Design main, start of the top module:
module main(clk, buttons, init_cells, leds, rgb, cols, rows);
parameter game_divider = 8;  
parameter display_divider = 2;  
parameter N = 8;  
parameter M = N + 2;  
initial if (N < 3) $error("N has to be >= 3 to make for interesting patterns.");
initial if (M !== (N+2)) $error("M must N+2=%d, not %d", N+2,M);  
input wire clk;
input wire [1:0] buttons;
logic rst; always_comb rst = buttons[0];  
input wire [N*N-1:0] init_cells;  
output logic [1:0] leds;
output logic [2:0] rgb;
output wire [N-1:0] cols;
output wire [N-1:0] rows;
logic [game_divider:0] game_counter;
logic [display_divider:0] display_counter;
logic rst_game; always_comb rst_game = buttons[0] | buttons[1];
logic step_game;
logic [$clog2(N):0] x;
wire [M*M-1:0] bordered_cells_q;  
wire [M*M-1:0] bordered_cells_d; 
logic [M*M-1:0] bordered_cells_0;  
logic [N*N-1:0] cells_q;  
logic [N*N-1:0] cells_0;  
always_comb begin : io_logic 
    leds[0] = buttons[0] ^ buttons[1];
    leds[1] = buttons[0] & buttons[1];
  ...
clock: 4.22 ns
lec_check: 0
abc_area: 1
cap_margin: 20
core_margin: 2
core_utilization: 72
cts_cluster_diameter: 205
cts_cluster_size: 73
place_density_lb_addon: 0.03
slew_margin: 20
run.sh (not shown) runs the stock make flow with config.mk's settings and CLKGATE_MAP_FILE=.
Then changed:
Settings changed: ABC_AREA 1 to not set, CTS_CLUSTER_DIAMETER 205 to 104, CTS_CLUSTER_SIZE 73 to not set, PLACE_DENSITY set to 0.6, PLACE_DENSITY_LB_ADDON 0.03 to not set.
Clock period 4.22 ns to 2.94 ns, I/O delays scaled along.
Effect: This time the run finished but fails on setup timing; setup slack got worse by 1.2 ns; global-route usage rose by 3.0 points; flip-flop count does not change; cell area rose by 15%; utilization rose by 9.8 points.
Then changed:
Settings changed: CTS_CLUSTER_DIAMETER 104 to 80, PLACE_DENSITY 0.6 to not set.
Clock period 2.94 ns to 3.24 ns, I/O delays scaled along.
Effect:
- The new run passed the timing, DRC and antenna checks
- wire length went down by 35%
- utilization drops by 7.6 points
- first-iteration DRC count goes down by 63%
- flip-flop count is unchanged
- non-clock buffer count shrinks by 73
- sequential share of layout area goes up by 1.3 points

---

main again, from the RTL that the note above started with.
make LEC_CHECK=0 CAP_MARGIN=20 CORE_MARGIN=2 CORE_UTILIZATION=72 CTS_CLUSTER_DIAMETER=80 CTS_CLUSTER_SIZE=47 SETUP_SLACK_MARGIN=0.79 SLEW_MARGIN=20 finish   # period 3.24 ns
The first run never finished: it broke off in global routing (5_1_grt).
Edit:
--- a/flow/config.mk
+++ b/flow/config.mk
@@ -9,6 +9,4 @@
 export CORE_MARGIN = 2
-export CORE_UTILIZATION = 72
-export CTS_CLUSTER_DIAMETER = 80
-export CTS_CLUSTER_SIZE = 47
-export SETUP_SLACK_MARGIN = 0.79
+export CORE_UTILIZATION = 66
+export PLACE_DENSITY = 0.6
 export SLEW_MARGIN = 20
==> flow/constraint.sdc (replaced) <==
create_clock -name core_clock -period 3.83 [get_ports {clk}]
set_input_delay 0.7660 -clock core_clock [delete_from_list [all_inputs] [get_ports {clk}]]
set_output_delay 0.7660 -clock core_clock [all_outputs]
set_load 0.01 [all_outputs]
After rerunning: The new run went through all stages and came out clean; synthesized cell count does not change; area after synthesis does not change; die area rose by 8.8%.
Edit:
--- a/flow/config.mk
+++ b/flow/config.mk
@@ -9,4 +9,4 @@
 export CORE_MARGIN = 2
-export CORE_UTILIZATION = 66
-export PLACE_DENSITY = 0.6
+export CORE_UTILIZATION = 70
+export CTS_CLUSTER_SIZE = 41
 export SLEW_MARGIN = 20
==> flow/constraint.sdc (replaced) <==
create_clock -name core_clock -period 3.28 [get_ports {clk}]
set_input_delay 0.6560 -clock core_clock [delete_from_list [all_inputs] [get_ports {clk}]]
set_output_delay 0.6560 -clock core_clock [all_outputs]
set_load 0.01 [all_outputs]
The new run passed the timing, DRC and antenna checks; worst setup slack got worse by 0.18 ns; wire length is higher by 10%; via count came out higher by 6.5%; register-to-register slack degrades by 0.50 ns; non-clock buffer count grows by 60.
Edit:
--- a/flow/config.mk
+++ b/flow/config.mk
@@ -9,4 +9,4 @@
 export CORE_MARGIN = 2
-export CORE_UTILIZATION = 70
-export CTS_CLUSTER_SIZE = 41
+export CORE_UTILIZATION = 40
+export PLACE_DENSITY = 0.6
 export SLEW_MARGIN = 20
==> flow/constraint.sdc (replaced) <==
create_clock -name core_clock -period 4.51 [get_ports {clk}]
set_input_delay 0.9020 -clock core_clock [delete_from_list [all_inputs] [get_ports {clk}]]
set_output_delay 0.9020 -clock core_clock [all_outputs]
set_load 0.01 [all_outputs]
The changed run ran to the end with no violations.
Via count goes down by 6.1%.
Worst setup slack is better by 0.57 ns.
Edit:
--- a/flow/config.mk
+++ b/flow/config.mk
@@ -7,2 +7,3 @@
 export LEC_CHECK = 0
+export ABC_AREA = 1
 export CAP_MARGIN = 20
==> flow/constraint.sdc (replaced) <==
create_clock -name core_clock -period 7.65 [get_ports {clk}]
set_input_delay 1.5300 -clock core_clock [delete_from_list [all_inputs] [get_ports {clk}]]
set_output_delay 1.5300 -clock core_clock [all_outputs]
set_load 0.01 [all_outputs]
What happened: The changed run completed without violations. Final area drops by about 1.3%. Wire length went up by about 1.4%. Die area is lower by about 0.5%.
Edit:
--- a/flow/config.mk
+++ b/flow/config.mk
@@ -11,3 +11,5 @@
 export CORE_UTILIZATION = 40
-export PLACE_DENSITY = 0.6
+export CTS_CLUSTER_DIAMETER = 379
+export CTS_CLUSTER_SIZE = 51
+export HOLD_SLACK_MARGIN = -0.1
 export SLEW_MARGIN = 20
==> flow/constraint.sdc (replaced) <==
create_clock -name core_clock -period 7.0 [get_ports {clk}]
set_input_delay 1.4000 -clock core_clock [delete_from_list [all_inputs] [get_ports {clk}]]
set_output_delay 1.4000 -clock core_clock [all_outputs]
set_load 0.01 [all_outputs]
Hold slack got worse by 0.0055 ns.
Setup slack got worse by 0.41 ns.
Area after synthesis does not change.
Final area went down by 0.43%.
Clock skew stays flat.
Wire length stays flat.
Global-route usage is about the same.

---

Setup of wip/juniper:
Starting RTL as in the previous note.
==> flow/design.v (excerpt) <==
module main(clk, buttons, init_cells, leds, rgb, cols, rows);
Settings: LEC_CHECK=0, ABC_AREA=1, CAP_MARGIN=20, CORE_MARGIN=2, CORE_UTILIZATION=72, CTS_CLUSTER_DIAMETER=92, CTS_CLUSTER_SIZE=13, PLACE_DENSITY_LB_ADDON=0.27, SETUP_SLACK_MARGIN=-0.01, SLEW_MARGIN=20; clock period 5.7 ns.
Modified inputs, wip/lagoon compared to wip/juniper
Settings: PLACE_DENSITY_LB_ADDON removed (was 0.27); CTS_CLUSTER_SIZE removed (was 13); CTS_CLUSTER_DIAMETER removed (was 92); CORE_UTILIZATION changed from 72 to 68; the clock period (ns, I/O delays scaled along) changed from 5.7 to 5.4.
--- outcome ---
On async set or reset register ratio after synthesis, wip/juniper and wip/lagoon are neck and neck.
Number of antenna cells inserted: wip/lagoon vs wip/juniper identical
Sort wip/juniper and wip/lagoon by global-route usage, descending, and wip/juniper comes first.
[wip/lagoon] post-layout instance count excluding filler cells rose 9 relative to wip/juniper
In wip/lagoon, die boundary height is higher than in wip/juniper.
Input changes introduced in wip/amber (baseline for comparison: wip/lagoon):
Settings: swapping 68 for 65 in CORE_UTILIZATION; clearing SETUP_SLACK_MARGIN, which used to be -0.01; clearing ABC_AREA, which used to be 1.
## What came out
Summary of wip/amber over wip/lagoon: final instance area increased 1.4%, post-synth design cell area increased 0.49%, signed area change from the synthesized netlist to the final layout increased 1.0 points, maximum number of pins on one net before global-route repair increased about 60%. Critical path depth in cells was higher in wip/lagoon than in wip/amber. Side by side, synthesis area per yosys turned out higher in wip/amber than in wip/lagoon. wip/amber ran to completion and came out clean on the timing, DRC and antenna checks. When the final numbers for wip/amber and wip/lagoon were put side by side, the maximum clock skew at final layout turned out to be smaller in wip/lagoon. From wip/lagoon to wip/amber the numbers moved as follows: number of resized instances in the post-cts repair step closely matched the old numbers, number of fill cells increased by 60 relative to the old numbers.
Here is what was changed in the inputs of wip/delta compared with wip/amber.
Settings: setting SETUP_SLACK_MARGIN to 1.03 for the first time; changing CORE_UTILIZATION from 65 to 63; changing the clock period (ns, I/O delays scaled along) from 5.4 to 3.77.
Results
- Taking wip/amber as the reference, in wip/delta final non-filler cell area moved up; share of the core filled with cells in the final layout moved up; total of plain and repair buffers excluding clock buffers moved up.
- wip/amber ended up with x[0] as its worst setup path startpoint; wip/delta ended up with cells_x[5].cells_y[4].genblk1.CELL.state_q.
- Re later-pin clock latency in the skew report: wip/delta is 20 ps up on wip/amber.
Relative to wip/delta, the following input files were edited for wip/fjord:
Settings: swapping 63 for 40 in CORE_UTILIZATION; putting PLACE_DENSITY at 0.6 where nothing was set; swapping 1.03 for -0.45 in SETUP_SLACK_MARGIN; swapping 3.77 for 4.51 in the clock period (ns, I/O delays scaled along).
Results
- Number of stages on the worst setup path (wip/fjord over wip/delta): decrease, 8
- Per the comparison of wip/fjord with wip/delta, aggregate global-route resource usage down 14 points, average via count per standard cell down about 18%.

---

main again, from the RTL that the note above started with.
==> flow/config.mk <==
export PLATFORM = sky130hd
export DESIGN_NAME = main
export DESIGN_NICKNAME = main
export VERILOG_FILES = /design/flow/design.v
export SDC_FILE = /design/flow/constraint.sdc
export NUM_CORES = 4
export LEC_CHECK = 0
export CAP_MARGIN = 5
export CELL_PAD_IN_SITES_DETAIL_PLACEMENT = 2
export CELL_PAD_IN_SITES_GLOBAL_PLACEMENT = 0
export CORE_ASPECT_RATIO = 0.6
export CORE_MARGIN = 9
export CORE_UTILIZATION = 29
export GPL_ROUTABILITY_DRIVEN = 0
export GPL_TIMING_DRIVEN = 0
export HOLD_SLACK_MARGIN = 0.2
export MIN_ROUTING_LAYER = met2
export PLACE_DENSITY_LB_ADDON = 0.14
export SETUP_SLACK_MARGIN = 1.03
export SLEW_MARGIN = 35
export TNS_END_PERCENT = 80
==> flow/constraint.sdc <==
create_clock -name core_clock -period 6.76 [get_ports {clk}]
set_input_delay 1.3520 -clock core_clock [delete_from_list [all_inputs] [get_ports {clk}]]
set_output_delay 1.3520 -clock core_clock [all_outputs]
set_load 0.01 [all_outputs]
Then changed:
CAP_MARGIN = 20   (was 5)
CELL_PAD_IN_SITES_DETAIL_PLACEMENT = default   (was 2)
CELL_PAD_IN_SITES_GLOBAL_PLACEMENT = default   (was 0)
CORE_ASPECT_RATIO = default   (was 0.6)
CORE_MARGIN = 2   (was 9)
CORE_UTILIZATION = 65   (was 29)
GPL_ROUTABILITY_DRIVEN = default   (was 0)
GPL_TIMING_DRIVEN = default   (was 0)
HOLD_SLACK_MARGIN = default   (was 0.2)
MIN_ROUTING_LAYER = default   (was met2)
PLACE_DENSITY = 0.6   (was default)
PLACE_DENSITY_LB_ADDON = default   (was 0.14)
SETUP_SLACK_MARGIN = default   (was 1.03)
SLEW_MARGIN = 20   (was 35)
TNS_END_PERCENT = default   (was 80)
clock period = 4.52 ns   (was 6.76 ns; I/O delays follow)
What happened: Worst hold slack got worse by 0.0071 ns; wire length is lower by 40%; final cell count is lower by 18%.
Then changed:
CORE_UTILIZATION = 70   (was 65)
clock period = 4.51 ns   (was 4.52 ns; I/O delays follow)
After rerunning:
- count of clock-buffer cells in the layout is unchanged
- final cell count decreases by about 0.8%
- global-route usage increases by 2.8 points
- design area decreases by 0.31%
- die area decreases by 6.9%
- synthesized cell count is unchanged
- via count increases by about 0.75%
- critical path depth is unchanged
- clock skew stays flat
- worst hold slack gets worse by 0.0063 ns
Then changed:
CORE_UTILIZATION = 72   (was 70)
CTS_CLUSTER_DIAMETER = 396   (was default)
CTS_CLUSTER_SIZE = 99   (was default)
clock period = 6.46 ns   (was 4.51 ns; I/O delays follow)
The changed run ran to the end with no violations.
Synthesized cell count is unchanged.
Cell count hardly moves.
Critical path depth does not change.
Cell area is about the same.
Count of clock-buffer cells in the layout rises by 2.
Register-to-register slack is better by 1.9 ns.
Routed wire length climbs by 1.7%.
Worst setup slack improved by 1.3 ns.

---

v5:
main again, from the RTL that the note above started with.
clock: 3.24 ns
lec_check: 0
cap_margin: 20
core_margin: 2
core_utilization: 72
cts_cluster_diameter: 80
cts_cluster_size: 47
setup_slack_margin: 0.8
slew_margin: 20
Status: v5 FAILED at 5_1_grt (tool error)
## Diff of input files: v29 against v5
# v5
export LEC_CHECK = 0
export CAP_MARGIN = 20
export CORE_MARGIN = 2
export CORE_UTILIZATION = 72
export CTS_CLUSTER_DIAMETER = 80
export CTS_CLUSTER_SIZE = 47
export SETUP_SLACK_MARGIN = 0.8
export SLEW_MARGIN = 20
create_clock -name core_clock -period 3.24 [get_ports {clk}]
# v29
export LEC_CHECK = 0
export CAP_MARGIN = 20
export CORE_MARGIN = 2
export CORE_UTILIZATION = 72
export CTS_CLUSTER_DIAMETER = 205
export PLACE_DENSITY_LB_ADDON = 0.03
export SLEW_MARGIN = 20
create_clock -name core_clock -period 4.52 [get_ports {clk}]
v29 completed end to end with timing, DRC and antenna clean.
The higher post-cts gate resize count of v5 and v29 is in v5.
Area of the mapped netlist came out exactly the same in v5 and v29.
| number of flops mapped to enable cells by yosys | v29 vs v5 | ≈ equal |
Diff v5..v29 | register share after synthesis | negligible
Between v5 and v29, worst setup slack after placement is lower for v5, v29 comes in above that.
Changes in v14 relative to v29:
# v29
export LEC_CHECK = 0
export CAP_MARGIN = 20
export CORE_MARGIN = 2
export CORE_UTILIZATION = 72
export CTS_CLUSTER_DIAMETER = 205
export PLACE_DENSITY_LB_ADDON = 0.03
export SLEW_MARGIN = 20
create_clock -name core_clock -period 4.52 [get_ports {clk}]
# v14
export LEC_CHECK = 0
export CAP_MARGIN = 20
export CORE_MARGIN = 2
export CORE_UTILIZATION = 72
export CTS_CLUSTER_DIAMETER = 205
export CTS_CLUSTER_SIZE = 32
export PLACE_DENSITY_LB_ADDON = 0.03
export SETUP_SLACK_MARGIN = 1.29
export SLEW_MARGIN = 20
create_clock -name core_clock -period 4.52 [get_ports {clk}]
v14: done, clean on timing, DRC and antenna. v14 against v29: pin count of the biggest net entering global routing shows an increase of about 35%; placed instance area shows no meaningful change. When v14 is measured against v29, its portion of the clock cycle consumed by the worst path in the final layout turns out 11 points lower.
> inputs changed (v14 -> v30)
# v14
export LEC_CHECK = 0
export CAP_MARGIN = 20
export CORE_MARGIN = 2
export CORE_UTILIZATION = 72
export CTS_CLUSTER_DIAMETER = 205
export CTS_CLUSTER_SIZE = 32
export PLACE_DENSITY_LB_ADDON = 0.03
export SETUP_SLACK_MARGIN = 1.29
export SLEW_MARGIN = 20
create_clock -name core_clock -period 4.52 [get_ports {clk}]
# v30
export LEC_CHECK = 0
export CAP_MARGIN = 20
export CORE_MARGIN = 2
export CORE_UTILIZATION = 72
export CTS_CLUSTER_SIZE = 41
export HOLD_SLACK_MARGIN = -0.08
export SLEW_MARGIN = 20
create_clock -name core_clock -period 2.62 [get_ports {clk}]
[summary]
Cell count after placement ended up about 11% higher on v30 than on v14.
v30: it failed with a tool error in 5_1_grt, so there are no final results.
v30 -> v14: count of distinct cell types in the synthesized netlist delta 0, exact match
Final estimated routing congestion in global placement, v30 and v14: higher on v30

---

main again, from the RTL that the note above started with.
Design main, start of the top module:
module main(clk, buttons, init_cells, leds, rgb, cols, rows);
parameter game_divider = 8;  
parameter display_divider = 2;  
parameter N = 8;  
parameter M = N + 2;  
initial if (N < 3) $error("N has to be >= 3 to make for interesting patterns.");
initial if (M !== (N+2)) $error("M must N+2=%d, not %d", N+2,M);  
input wire clk;
input wire [1:0] buttons;
logic rst; always_comb rst = buttons[0];  
input wire [N*N-1:0] init_cells;  
output logic [1:0] leds;
output logic [2:0] rgb;
output wire [N-1:0] cols;
output wire [N-1:0] rows;
logic [game_divider:0] game_counter;
logic [display_divider:0] display_counter;
logic rst_game; always_comb rst_game = buttons[0] | buttons[1];
logic step_game;
logic [$clog2(N):0] x;
wire [M*M-1:0] bordered_cells_q;  
wire [M*M-1:0] bordered_cells_d; 
logic [M*M-1:0] bordered_cells_0;  
logic [N*N-1:0] cells_q;  
logic [N*N-1:0] cells_0;  
always_comb begin : io_logic 
    leds[0] = buttons[0] ^ buttons[1];
    leds[1] = buttons[0] & buttons[1];
    rgb[0] = ~( buttons[0] & ~buttons[1]);
    rgb[1] = ~(~buttons[0] &  buttons[1]);
    rgb[2] = ~( buttons[0] &  buttons[1]);
end
led_array_driver #(.ROWS(N), .COLS(N), .N(N)) LED_DRIVER (
  .ena(1'b1),
  .cells(cells_q),
  .x(x),
  .rows(rows[N-1:0]),
  .cols(cols[N-1:0])
);
generate
  genvar r;
  for (r = 0; r < M; r = r + 1) begin : init_rows
    if ((r == 0) || (r == M-1)) begin : border_row
      always_comb bordered_cells_0[M*(r+1)-1:M*r] = 0;
    end else begin : inner_row
      always_comb bordered_cells_0[M*(r+1)-1:M*r] = {1'b0, init_cells[N*r-1:N*(r-1)], 1'b0};
    end
  end
endgenerate
function int cell_index(int i, int j);
  cell_index = M*j + i;
endfunction
generate
  genvar i;
  genvar j;
  for (i = 0; i < M; i = i + 1) begin : cells_x
    for (j = 0; j < M; j = j + 1) begin : cells_y
      if ( (i > 0) && (i < (M-1)) && (j > 0) && (j < (M-1)) ) begin
        conway_cell CELL(
          .clk(clk), .rst(rst_game), .ena(step_game),
          .neighbors({
            bordered_cells_q[cell_index(i-1, j-1)],
            bordered_cells_q[cell_index(i-1, j  )],
            bordered_cells_q[cell_index(i-1, j+1)],
            bordered_cells_q[cell_index(i  , j+1)],
            bordered_cells_q[cell_index(i+1, j+1)],
            bordered_cells_q[cell_index(i+1, j  )],
            bordered_cells_q[cell_index(i+1, j-1)],
  ...
clock: 2.62 ns
lec_check: 0
cap_margin: 10
core_margin: 2
core_utilization: 70
cts_cluster_diameter: 62
cts_cluster_size: 41
slew_margin: 20
The baseline did not get past global routing (5_1_grt).
Next try:
--- a/flow/config.mk
+++ b/flow/config.mk
@@ -7,7 +7,5 @@
 export LEC_CHECK = 0
-export CAP_MARGIN = 10
+export CAP_MARGIN = 20
 export CORE_MARGIN = 2
-export CORE_UTILIZATION = 70
-export CTS_CLUSTER_DIAMETER = 62
-export CTS_CLUSTER_SIZE = 41
+export CORE_UTILIZATION = 64
 export SLEW_MARGIN = 20
==> flow/constraint.sdc (replaced) <==
create_clock -name core_clock -period 5.42 [get_ports {clk}]
set_input_delay 1.0840 -clock core_clock [delete_from_list [all_inputs] [get_ports {clk}]]
set_output_delay 1.0840 -clock core_clock [all_outputs]
set_load 0.01 [all_outputs]
Effect: Now the flow passed the timing, DRC and antenna checks. Area after synthesis stays the same. Synthesized cell count is unchanged. Die area increases by 9.1%.
Next try:
--- a/flow/config.mk
+++ b/flow/config.mk
@@ -9,3 +9,4 @@
 export CORE_MARGIN = 2
-export CORE_UTILIZATION = 64
+export CORE_UTILIZATION = 40
+export PLACE_DENSITY = 0.6
 export SLEW_MARGIN = 20
==> flow/constraint.sdc (replaced) <==
create_clock -name core_clock -period 7.0 [get_ports {clk}]
set_input_delay 1.4000 -clock core_clock [delete_from_list [all_inputs] [get_ports {clk}]]
set_output_delay 1.4000 -clock core_clock [all_outputs]
set_load 0.01 [all_outputs]
The changed run finished clean.
Synthesized area does not change.
Setup slack improved by 910 ps.
Sequential share of layout area went down by 0.29 points.
Wire length grows by 5.5%.
Cell area increases by 1.8%.
Global-route usage fell by 8.9 points.
Hold slack got worse by 10 ps.
Clock skew decreases by 8.3 ps.
Cell count rises by 11%.
Next try:
--- a/flow/config.mk
+++ b/flow/config.mk
@@ -8,4 +8,7 @@
 export CAP_MARGIN = 20
+export CELL_PAD_IN_SITES_GLOBAL_PLACEMENT = 3
 export CORE_MARGIN = 2
 export CORE_UTILIZATION = 40
+export CTS_CLUSTER_DIAMETER = 284
+export CTS_CLUSTER_SIZE = 98
 export PLACE_DENSITY = 0.6
Outcome: Routed wire length is higher by 5.9%; count of clock-buffer cells in the layout is higher by 1; sequential cell count is unchanged; via count shrinks by 1.4%; non-clock buffer count goes up by 1.
